==> run A <==
==> flow/design.v <==
`timescale 1ns / 1ps
module Multiplier_25 (
    input  wire               clk,
    input  wire signed [24:0] a,
    input  wire signed [24:0] b,
    output wire signed [49:0] p
);
reg signed [24:0] a_r, b_r;
reg signed [49:0] p_1, p_2, p_3;
always @(posedge clk) begin
    a_r <= a;
    b_r <= b;
    p_1 <= a_r * b_r;
    p_2 <= p_1;
    p_3 <= p_2;
end
assign p = p_3;
endmodule
`timescale 1ns / 1ps
module Power_Spec_Cal(
           input wire clk,
           input wire rst,
           input wire dv,
           input wire [9:0] xk_index,
           input wire [24:0] fft_data_out_re,
           input wire [24:0] fft_data_out_im,
           output reg [49:0] Power_Spec,		 
           output reg data_valid,				 
           output reg dv_FFT					 
       );
reg signed [24:0] fftout_re_d;
reg signed [24:0] fftout_im_d;
wire signed [49:0] re_square;
wire signed [49:0] im_square;
reg [0:2] dv_reg;
always @(posedge clk or posedge rst)
begin : PipelineRegister_process
    if (rst == 1'b1) begin
        fftout_re_d <= 25'sb0;
        fftout_im_d <= 25'sb0;
    end
    else begin
        fftout_re_d <= fft_data_out_re;
        fftout_im_d <= fft_data_out_im;
    end
end
Multiplier_25 Multiplier_RE (
                  .clk(clk),  
                  .a(fftout_re_d),  
                  .b(fftout_re_d),  
                  .p(re_square)  
              );
Multiplier_25 Multiplier_IM (
                  .clk(clk),  
                  .a(fftout_im_d),  
                  .b(fftout_im_d),  
                  .p(im_square)  
              );
always @(posedge clk or posedge rst)
begin
    if(rst == 1)
        Power_Spec <= 0;
    else
        Power_Spec <= re_square + im_square;
end
always @(posedge clk or posedge rst)
begin
    if(rst == 1)
        data_valid <= 0;
    else
        data_valid <= dv_reg[1];
end
always @(posedge clk or posedge rst)
begin
    if(rst == 1)
    begin
        dv_reg[0] <= 0;
        dv_reg[1] <= 0;
        dv_reg[2] <= 0;
    end
    else
    begin
        dv_reg[0] <= (dv & xk_index[9]);	 
        dv_reg[1] <= dv_reg[0];
        dv_reg[2] <= dv_reg[1];
    end
end
always @(posedge clk or posedge rst)
begin
    if(rst == 1)
    begin
        dv_FFT <= 0;
    end
    else
    begin
        dv_FFT <= dv;
    end
end
endmodule
==> flow/run.sh <==
#!/bin/bash
# the make line also repeats each setting of config.mk as NAME=value (left out here)
make -C /OpenROAD-flow-scripts/flow DESIGN_CONFIG=/design/flow/config.mk WORK_HOME=/design/flow/orfs CLKGATE_MAP_FILE= finish
==> flow/config.mk <==
export PLATFORM = sky130hd
export DESIGN_NAME = Power_Spec_Cal
export DESIGN_NICKNAME = Power_Spec_Cal
export VERILOG_FILES = /design/flow/design.v
export SDC_FILE = /design/flow/constraint.sdc
export NUM_CORES = 4
export LEC_CHECK = 0
export CAP_MARGIN = 20
export CORE_MARGIN = 2
export CORE_UTILIZATION = 17
export PLACE_DENSITY = 0.6
export SLEW_MARGIN = 20
==> flow/constraint.sdc <==
create_clock -name core_clock -period 7.69 [get_ports {clk}]
set_input_delay 1.5380 -clock core_clock [delete_from_list [all_inputs] [get_ports {clk}]]
set_output_delay 1.5380 -clock core_clock [all_outputs]
set_load 0.01 [all_outputs]
==> run K: changes against run A <==
- CORE_ASPECT_RATIO: unset -> 0.71
- CORE_MARGIN: 2 -> 10
- CORE_UTILIZATION: 17 -> 40
- PLACE_DENSITY: 0.6 -> unset
- SLEW_MARGIN: 20 -> 25
==> flow/constraint.sdc (replaced) <==
create_clock -name core_clock -period 8.0 [get_ports {clk}]
set_input_delay 1.6000 -clock core_clock [delete_from_list [all_inputs] [get_ports {clk}]]
set_output_delay 1.6000 -clock core_clock [all_outputs]
set_load 0.01 [all_outputs]
==> comparison table <==
                                                                         run A                          run K
Die extent in x                                                         560 um                         450 um
Worst setup path startpoint                       Multiplier_RE.a_r[6]$_DFF_P_  Multiplier_IM.a_r[12]$_DFF_P_
Total number of nets in the final design                                  6933                           6821
Required time of the critical path                                     8.24 ns                        8.52 ns
Destination of the worst hold path               Multiplier_RE.p_2[41]$_DFF_P_  Multiplier_RE.p_3[18]$_DFF_P_
Fraction of area in clock buffers and inverters                          3.17%                          2.71%
Total area of sequential cells                                       9520 um^2                      9500 um^2
Total placed instance area                                          60200 um^2                     56500 um^2
Metal1 wirelength                                                     56100 um                       54400 um
Crit share post-route                                                    96.5%                          95.5%
Result of the run                                               finished clean                 finished clean
Std-Cell Rows                                                              204                            111
Gr usage total                                                           8.02%                          16.6%


==> job 2541: inputs <==
RTL: the design.v shown in full above, as it stands there.
make LEC_CHECK=0 CAP_MARGIN=20 CORE_MARGIN=2 CORE_UTILIZATION=40 PLACE_DENSITY=0.6 SLEW_MARGIN=20 finish   # period 7.69 ns
run.sh (not shown) runs the stock make flow with config.mk's settings and CLKGATE_MAP_FILE=.
==> job 7061 (differences from job 2541) <==
- ABC_AREA: default -> 1
- CORE_UTILIZATION: 40 -> 69
- CTS_CLUSTER_DIAMETER: default -> 367
- PLACE_DENSITY: 0.6 -> 0.39
==> flow/constraint.sdc (replaced) <==
create_clock -name core_clock -period 6.36 [get_ports {clk}]
set_input_delay 1.2720 -clock core_clock [delete_from_list [all_inputs] [get_ports {clk}]]
set_output_delay 1.2720 -clock core_clock [all_outputs]
set_load 0.01 [all_outputs]
==> flow_summary.toml <==
# flow metrics
[status]
outcome = "no timing/DRC/antenna violations"

[logic_synthesis]
ys_sh_adder_pct = 54.68
area_leaders = "fa_1 46%, dfxtp_1 13%, inv_1 10%"

[sta]
setup_ws_ps = 281.1
worst_clock_skew_ps = 28.53
rsz0062_at_grt = "false"

[setup_path]
critPathMaxStageDelay_ps = 580
crit_fanout = 6

[placement]
place_ws_ps = 83.32

[layout]
n_clock_buffer = 63
area_growth_pct = 11.14

[route]
avgViaCountPerCell = 4.670

[min_path]
hp-start = "Multiplier_IM.p_2[31]"
-- figures above: job 2541

==> flow_summary.toml <==
# flow metrics
[logic_synthesis]
ys_sh_adder_pct = 50.17
area_leaders = "fa_1 42%, inv_1 13%, dfxtp_1 12%"

[sta]
setup_ws_ps = -41.75
worst_clock_skew_ps = 20.31
rsz0062_at_grt = "true"
final-setup-viol-count = 1

[layout]
area_growth_pct = 13.40
n_clock_buffer = 64

[status]
outcome = "complete, but fails checks"
violations = "negative setup slack"

[route]
avgViaCountPerCell = 5.323

[min_path]
hp-start = "Multiplier_RE.p_1[25]"

[placement]
place_ws_ps = -128.2
-- figures above: job 7061



==> job 9524 <==
// Power_Spec_Cal: RTL as listed in full above, without the edits since
==> flow/config.mk <==
export PLATFORM = sky130hd
export DESIGN_NAME = Power_Spec_Cal
export DESIGN_NICKNAME = Power_Spec_Cal
export VERILOG_FILES = /design/flow/design.v
export SDC_FILE = /design/flow/constraint.sdc
export NUM_CORES = 4
export LEC_CHECK = 0
export ABC_AREA = 0
export CAP_MARGIN = 10
export CELL_PAD_IN_SITES_GLOBAL_PLACEMENT = 0
export CORE_ASPECT_RATIO = 0.72
export CORE_MARGIN = 2
export CORE_UTILIZATION = 72
export CTS_CLUSTER_DIAMETER = 359
export CTS_CLUSTER_SIZE = 18
export MAX_ROUTING_LAYER = met5
export PLACE_DENSITY_LB_ADDON = 0.04
export SETUP_SLACK_MARGIN = 2.4
export SLEW_MARGIN = 35
export TNS_END_PERCENT = 30
==> flow/constraint.sdc <==
create_clock -name core_clock -period 8.43 [get_ports {clk}]
set_input_delay 1.6860 -clock core_clock [delete_from_list [all_inputs] [get_ports {clk}]]
set_output_delay 1.6860 -clock core_clock [all_outputs]
set_load 0.01 [all_outputs]
==> job 3060: changes against job 9524 <==
==> flow/config.mk (replaced) <==
export PLATFORM = sky130hd
export DESIGN_NAME = Power_Spec_Cal
export DESIGN_NICKNAME = Power_Spec_Cal
export VERILOG_FILES = /design/flow/design.v
export SDC_FILE = /design/flow/constraint.sdc
export NUM_CORES = 4
export LEC_CHECK = 0
export CAP_MARGIN = 20
export CORE_MARGIN = 2
export CORE_UTILIZATION = 72
export CTS_CLUSTER_SIZE = 10
export PLACE_DENSITY = 0.6
export SETUP_SLACK_MARGIN = 1.19
export SLEW_MARGIN = 20
export TNS_END_PERCENT = 5
==> flow/constraint.sdc (replaced) <==
create_clock -name core_clock -period 5.54 [get_ports {clk}]
set_input_delay 1.1080 -clock core_clock [delete_from_list [all_inputs] [get_ports {clk}]]
set_output_delay 1.1080 -clock core_clock [all_outputs]
set_load 0.01 [all_outputs]
==> job 8976: changes against job 9524 <==
==> flow/config.mk (replaced) <==
export PLATFORM = sky130hd
export DESIGN_NAME = Power_Spec_Cal
export DESIGN_NICKNAME = Power_Spec_Cal
export VERILOG_FILES = /design/flow/design.v
export SDC_FILE = /design/flow/constraint.sdc
export NUM_CORES = 4
export LEC_CHECK = 0
export CAP_MARGIN = 20
export CORE_ASPECT_RATIO = 0.67
export CORE_MARGIN = 2
export CORE_UTILIZATION = 40
export HOLD_SLACK_MARGIN = 0.12
export MAX_ROUTING_LAYER = met4
export PLACE_DENSITY_LB_ADDON = 0.04
export SLEW_MARGIN = 20
export TNS_END_PERCENT = 50
==> flow/constraint.sdc (replaced) <==
create_clock -name core_clock -period 8.0 [get_ports {clk}]
set_input_delay 1.6000 -clock core_clock [delete_from_list [all_inputs] [get_ports {clk}]]
set_output_delay 1.6000 -clock core_clock [all_outputs]
set_load 0.01 [all_outputs]
==> reports/qor.yml <==
drt:
  dr.pass1.iters: 6
  met3_length_um: 13200
  dr.first_iter.drc_count: 2714
  top_layer: "met5"
sta:
  tns_ps: 0
  setup_violations: 0
  fin_ws_ps: 1350
  clock.fmax_mhz: 141
  post-route-min-period_ps: 7080
setup_path:
  reg2reg_to: "Multiplier_RE.p_1[48]"
  worstPathMaxFanout: 7
  max_stage_delay_ps: 570
run_status:
  status: "no timing/DRC/antenna violations"
final_layout:
  design_area_um2: 60100
  comb_area_um2: 38700
  comb_share_pct: 64.3
clock_network:
  cts_buffers: 28
the above is filed under job 9524

==> reports/qor.yml <==
sta:
  tns_ps: 0
  fin_ws_ps: 373
  setup_violations: 0
  post-route-min-period_ps: 7630
drt:
  top_layer: "met4"
  dr.pass1.iters: 5
  dr.first_iter.drc_count: 1517
setup_path:
  max_stage_delay_ps: 610
  worstPathMaxFanout: 5
  reg2reg_to: "Multiplier_RE.p_1[47]"
run_status:
  status: "no timing/DRC/antenna violations"
clock_network:
  cts_buffers: 46
final_layout:
  comb_share_pct: 63.8
  comb_area_um2: 37300
  design_area_um2: 58400
the above is filed under job 8976

==> reports/qor.yml <==
run_status:
  status: "complete, but fails checks"
  violations: "setup timing"
sta:
  fin_ws_ps: -1370
  tns_ps: -56490
  setup_violations: 70
  clock.fmax_mhz: 145
drt:
  dr.first_iter.drc_count: 1959
final_layout:
  design_area_um2: 64400
the above is filed under job 3060



==> inputs of job 191 <==
Starts from the design.v that is shown in full above.
Settings: LEC_CHECK=0, CAP_MARGIN=20, CORE_MARGIN=2, CORE_UTILIZATION=71, PLACE_DENSITY=0.6, SLEW_MARGIN=20; clock period 6.38 ns.
==> job 8457: changes against job 191 <==
ABC_AREA = 1   (was unset)
CAP_MARGIN = 10   (was 20)
CELL_PAD_IN_SITES_DETAIL_PLACEMENT = 2   (was unset)
CELL_PAD_IN_SITES_GLOBAL_PLACEMENT = 0   (was unset)
CORE_ASPECT_RATIO = 0.53   (was unset)
CORE_MARGIN = 6   (was 2)
CORE_UTILIZATION = 69   (was 71)
CTS_CLUSTER_DIAMETER = 285   (was unset)
CTS_CLUSTER_SIZE = 27   (was unset)
GPL_ROUTABILITY_DRIVEN = 0   (was unset)
GPL_TIMING_DRIVEN = 0   (was unset)
MAX_ROUTING_LAYER = met5   (was unset)
MIN_ROUTING_LAYER = met1   (was unset)
PLACE_DENSITY = unset   (was 0.6)
SETUP_SLACK_MARGIN = 3.29   (was unset)
SLEW_MARGIN = 25   (was 20)
TNS_END_PERCENT = 30   (was unset)
==> flow/constraint.sdc (replaced) <==
create_clock -name core_clock -period 11.1 [get_ports {clk}]
set_input_delay 2.2200 -clock core_clock [delete_from_list [all_inputs] [get_ports {clk}]]
set_output_delay 2.2200 -clock core_clock [all_outputs]
set_load 0.01 [all_outputs]
==> job 4486: changes against job 191 <==
ABC_AREA = 0   (was unset)
CAP_MARGIN = 10   (was 20)
CELL_PAD_IN_SITES_GLOBAL_PLACEMENT = 0   (was unset)
CORE_ASPECT_RATIO = 0.72   (was unset)
CORE_UTILIZATION = 72   (was 71)
CTS_CLUSTER_DIAMETER = 30   (was unset)
CTS_CLUSTER_SIZE = 71   (was unset)
MAX_ROUTING_LAYER = met5   (was unset)
PLACE_DENSITY = unset   (was 0.6)
PLACE_DENSITY_LB_ADDON = 0.04   (was unset)
SETUP_SLACK_MARGIN = 2.4   (was unset)
SLEW_MARGIN = 35   (was 20)
TNS_END_PERCENT = 30   (was unset)
==> flow/constraint.sdc (replaced) <==
create_clock -name core_clock -period 8.15 [get_ports {clk}]
set_input_delay 1.6300 -clock core_clock [delete_from_list [all_inputs] [get_ports {clk}]]
set_output_delay 1.6300 -clock core_clock [all_outputs]
set_load 0.01 [all_outputs]
==> results <==
- Job 4486 completed with no timing, DRC or antenna violations. Job 8457 did not get past detailed placement (3_5_place_dp) on DPL-0033. Job 191 reached the layout checks and failed them: setup timing.
- In critical path depth, job 191 and job 4486 do not differ.
- In job 191 the design area is higher than in job 4486, by 4.7%.
- Between job 4486 and job 191, the lower setup slack is in job 191 (gap 1.8 ns).
- In job 4486 the clock skew is higher than in job 191, by 0.012 ns.
- Between job 4486 and job 191, the lower global-route usage is in job 191 (gap 1.6 points).
- Clock-buffer cell count: job 191 is lower than job 4486 (3).
==> figures <==
Status: job 8457 stopped before the end; job 4486 finished clean; job 191 finished with violations
Stage where the flow stopped: job 8457 detailed placement (3_5_place_dp); job 4486 -; job 191 -
Reasons for failing layout checks: job 8457 -; job 4486 -; job 191 setup timing
Gp weighted congestion: job 8457 -; job 4486 0.912; job 191 0.918
Number of global-route vias before repair: job 8457 -; job 4486 39706; job 191 42287
Complex Gates by Area: job 8457 2.85%; job 4486 4.84%; job 191 4.84%
Max-Cap Viols: job 8457 -; job 4486 0; job 191 0
Crit-path slowest cell: job 8457 -; job 4486 sky130_fd_sc_hd__fa_2; job 191 sky130_fd_sc_hd__fa_1
Post-Route Hold Slack: job 8457 -; job 4486 0.317 ns; job 191 0.321 ns
Top class by area: job 8457 -; job 4486 multi-input combinational cells; job 191 multi-input combinational cells
Residual DRC: job 8457 -; job 4486 0; job 191 0
Post-layout instance area: job 8457 -; job 4486 61400 µm²; job 191 64300 µm²
Wire length of the first global-routing pass: job 8457 -; job 4486 210 mm; job 191 207 mm
Share of the clock period used by the worst path: job 8457 -; job 4486 86.1%; job 191 110%
Crit-path max cell delay: job 8457 -; job 4486 0.56 ns; job 191 0.59 ns
Endpoint of the worst setup timing path: job 8457 -; job 4486 Multiplier_RE.p_1[47]$_DFF_P_; job 191 Multiplier_IM.p_1[40]$_DFF_P_


==> trial 83: inputs <==
// Power_Spec_Cal: RTL as listed in full above, without the edits since
clock: 5.72 ns
lec_check: 0
cap_margin: 20
core_margin: 2
core_utilization: 72
place_density: 0.63
setup_slack_margin: -0.38
slew_margin: 20
==> build 85 (differences from trial 83) <==
--- a/flow/config.mk
+++ b/flow/config.mk
@@ -8,6 +8,6 @@
 export CAP_MARGIN = 20
 export CORE_MARGIN = 2
 export CORE_UTILIZATION = 72
-export PLACE_DENSITY = 0.63
-export SETUP_SLACK_MARGIN = -0.38
+export PLACE_DENSITY = 0.65
+export SETUP_SLACK_MARGIN = -0.49
 export SLEW_MARGIN = 20
==> flow/constraint.sdc (replaced) <==
create_clock -name core_clock -period 6.32 [get_ports {clk}]
set_input_delay 1.2640 -clock core_clock [delete_from_list [all_inputs] [get_ports {clk}]]
set_output_delay 1.2640 -clock core_clock [all_outputs]
set_load 0.01 [all_outputs]
==> build 91 (differences from trial 83) <==
--- a/flow/config.mk
+++ b/flow/config.mk
@@ -7,7 +7,8 @@
 export LEC_CHECK = 0
 export CAP_MARGIN = 20
 export CORE_MARGIN = 2
-export CORE_UTILIZATION = 72
-export PLACE_DENSITY = 0.63
-export SETUP_SLACK_MARGIN = -0.38
+export CORE_UTILIZATION = 40
+export HOLD_SLACK_MARGIN = 0.12
+export PLACE_DENSITY = 0.6
 export SLEW_MARGIN = 20
+export TNS_END_PERCENT = 50
==> flow/constraint.sdc (replaced) <==
create_clock -name core_clock -period 8.0 [get_ports {clk}]
set_input_delay 1.6000 -clock core_clock [delete_from_list [all_inputs] [get_ports {clk}]]
set_output_delay 1.6000 -clock core_clock [all_outputs]
set_load 0.01 [all_outputs]
==> trial 38 (differences from trial 83) <==
==> flow/config.mk (replaced) <==
export PLATFORM = sky130hd
export DESIGN_NAME = Power_Spec_Cal
export DESIGN_NICKNAME = Power_Spec_Cal
export VERILOG_FILES = /design/flow/design.v
export SDC_FILE = /design/flow/constraint.sdc
export NUM_CORES = 4
export LEC_CHECK = 0
export ABC_AREA = 1
export CAP_MARGIN = 5
export CELL_PAD_IN_SITES_DETAIL_PLACEMENT = 1
export CELL_PAD_IN_SITES_GLOBAL_PLACEMENT = 3
export CORE_ASPECT_RATIO = 1.86
export CORE_MARGIN = 8
export CORE_UTILIZATION = 40
export CTS_CLUSTER_DIAMETER = 315
export GPL_TIMING_DRIVEN = 0
export MAX_ROUTING_LAYER = met5
export SETUP_SLACK_MARGIN = 0.78
export SLEW_MARGIN = 25
==> flow/constraint.sdc (replaced) <==
create_clock -name core_clock -period 7.34 [get_ports {clk}]
set_input_delay 1.4680 -clock core_clock [delete_from_list [all_inputs] [get_ports {clk}]]
set_output_delay 1.4680 -clock core_clock [all_outputs]
set_load 0.01 [all_outputs]
==> qor summary <==
| item | trial 38 | build 85 | trial 83 | build 91 |
|---|---|---|---|---|
| Met1 global-route usage | 0.247 | 0.412 | 0.430 | 0.239 |
| Final Net Count | 8650 | 7429 | 7559 | 6810 |
| AND/OR/NAND/NOR Cells, Area Fraction | 0.143 | 0.0851 | 0.0851 | 0.0851 |
| Number of warnings in the stage logs | 54 | 54 | 55 | 50 |
| Endpoints failing setup | 0 | 45 | 73 | 0 |
| Placement Setup Slack | -2.06 ns | -0.826 ns | -1.29 ns | 0.296 ns |
| Data arrival time of the worst path | 7.24 ns | 7.46 ns | 7.55 ns | 8.13 ns |
| Outcome | finished clean | complete, but fails checks | complete, but fails checks | finished clean |
| Reasons for failing layout checks | - | negative setup slack | negative setup slack | - |
| Startpoint of the tightest hold check path | Multiplier_RE.p_1[41] | Multiplier_RE.p_2[29] | Multiplier_IM.p_1[17] | Multiplier_IM.p_1[3] |
| Total stage count of the critical path | 26 | 26 | 28 | 24 |
| XOR/XNOR Fraction of Synth Area | 0.0185 | 0.0282 | 0.0282 | 0.0282 |
| Post-placement cell area | 0.0608 sq mm | 0.0599 sq mm | 0.0611 sq mm | 0.0564 sq mm |
| GR Util All Layers | 0.308 | 0.348 | 0.377 | 0.179 |
| Critical path's slowest cell | sky130_fd_sc_hd__fa_2 | sky130_fd_sc_hd__fa_1 | sky130_fd_sc_hd__fa_1 | sky130_fd_sc_hd__fa_1 |
| Required time at the worst-slack endpoint | 7.94 ns | 6.83 ns | 6.22 ns | 8.57 ns |
| Non-clock buffer instance count of the final layout | 482 | 863 | 992 | 243 |
| Chip Height | 532 microns | 274 microns | 274 microns | 366 microns |
| First-pass GRT wire length | 343000 microns | 201000 microns | 217000 microns | 190000 microns |
